== job 4921 ==
// ascon_p_serial_multiround
module ascon_p_serial_multiround     
     #(parameter BW = 64) (
         input clk,
         input rstn,
         input en,                        
         input en_inc,                    
         input [2:0] slice_idx,           
         input [BW-1:0] slice_in,         
         output reg [BW-1:0] slice_out,   
         output done                      
     );
Settings: LEC_CHECK=0, ABC_AREA=1, CAP_MARGIN=20, CORE_ASPECT_RATIO=0.5, CORE_MARGIN=2, CORE_UTILIZATION=69, CTS_CLUSTER_DIAMETER=351, CTS_CLUSTER_SIZE=96, PLACE_DENSITY=0.4, SETUP_SLACK_MARGIN=0.44, SLEW_MARGIN=20, TNS_END_PERCENT=10; clock period 1.6 ns.
run.sh (not shown) runs the stock make flow with config.mk's settings and CLKGATE_MAP_FILE=.
The log for job 4921 ends in clock tree synthesis (4_1_cts) with error DPL-0038, so the run never completed.
Changes in job 705 relative to job 4921:
- CTS_CLUSTER_DIAMETER: 351 -> 372
- TNS_END_PERCENT: 10 -> 5
- CORE_UTILIZATION: 69 -> 72
- PLACE_DENSITY: 0.4 -> 0.36
- SETUP_SLACK_MARGIN: 0.44 -> unset
- the clock period (ns, I/O delays scaled along): 1.6 -> 1.51
Findings:
- Tool error DPL-0038 stopped job 705 during detailed placement (3_5_place_dp); no final results.
- In the tables for job 4921 and job 705, starting density of the core reads higher with job 705.
- On area reported by Yosys stat, job 4921 and job 705 are neck and neck.
- The post-synthesis cell count of job 4921 and that of job 705 are within noise of each other.
- Job 4921 -> job 705: share of synthesized cell area in full adder, half adder and majority cells delta 0, exact match
- Compared with job 4921, job 705 shows floorplan row count that has gone down by a few percent.
- Die area | job 705 < job 4921
## Diff of input files: job 9572 against job 705
- CTS_CLUSTER_SIZE removed (was 96)
- ABC_AREA removed (was 1)
- CTS_CLUSTER_DIAMETER removed (was 372)
- PLACE_DENSITY removed (was 0.36)
- CORE_ASPECT_RATIO removed (was 0.5)
- CORE_UTILIZATION changed from 72 to 68
- TNS_END_PERCENT removed (was 5)
- the clock period (ns, I/O delays scaled along) changed from 1.51 to 3.43
Findings:
- To summarise job 9572: no stage aborted, but the layout did not pass its checks, failing on setup timing.
- Cmp job 705 and job 9572 / area after synthesis / higher: job 705
- Of job 705 and job 9572, the run reporting the higher instance tally after logic synthesis was job 705.
- Chip area line of the yosys report: higher on job 705
- Comparing job 705 and job 9572, multiplexer share of the synthesized area is higher on job 9572.
- The floorplan row count of job 9572 is higher than that of job 705.
- Compound-cell area share of the yosys netlist in job 9572 is 5.7 points higher than in job 705
- Die area | job 9572 below job 705

---

## sierra
Starting RTL as in the previous note.
make LEC_CHECK=0 ABC_AREA=1 CAP_MARGIN=20 CORE_ASPECT_RATIO=0.5 CORE_MARGIN=2 CORE_UTILIZATION=72 CTS_CLUSTER_DIAMETER=351 CTS_CLUSTER_SIZE=96 PLACE_DENSITY=0.4 SLEW_MARGIN=20 TNS_END_PERCENT=10 finish   # period 1.6 ns
sierra never completed, since it errored out during detailed placement.
Here is what was changed in the inputs of fjord compared with sierra.
- removing PLACE_DENSITY (formerly 0.4)
- removing CORE_ASPECT_RATIO (formerly 0.5)
- removing TNS_END_PERCENT (formerly 10)
- removing CTS_CLUSTER_DIAMETER (formerly 351)
- removing CTS_CLUSTER_SIZE (formerly 96)
- removing ABC_AREA (formerly 1)
- changing CORE_UTILIZATION from 72 to 40
- changing the clock period (ns, I/O delays scaled along) from 1.6 to 4.2
==> results <==
fjord completed every stage of the flow, and the final layout passed the timing, design-rule and antenna checks.
In fjord the area share of xor/xnor cells in the synthesized design turned out 17 points higher than in sierra.
fjord against sierra: simple-gate share of the synthesized area shrank by 25 points; die footprint went up; vertical die size picked up an extra 130 µm.
Summed standard-cell area reported by yosys came out lower on fjord than on sierra.
Compared with sierra, fjord shows a mux contribution to synthesized area that is 3.2 points higher.
In fjord, synthesized cell count is lower than in sierra.
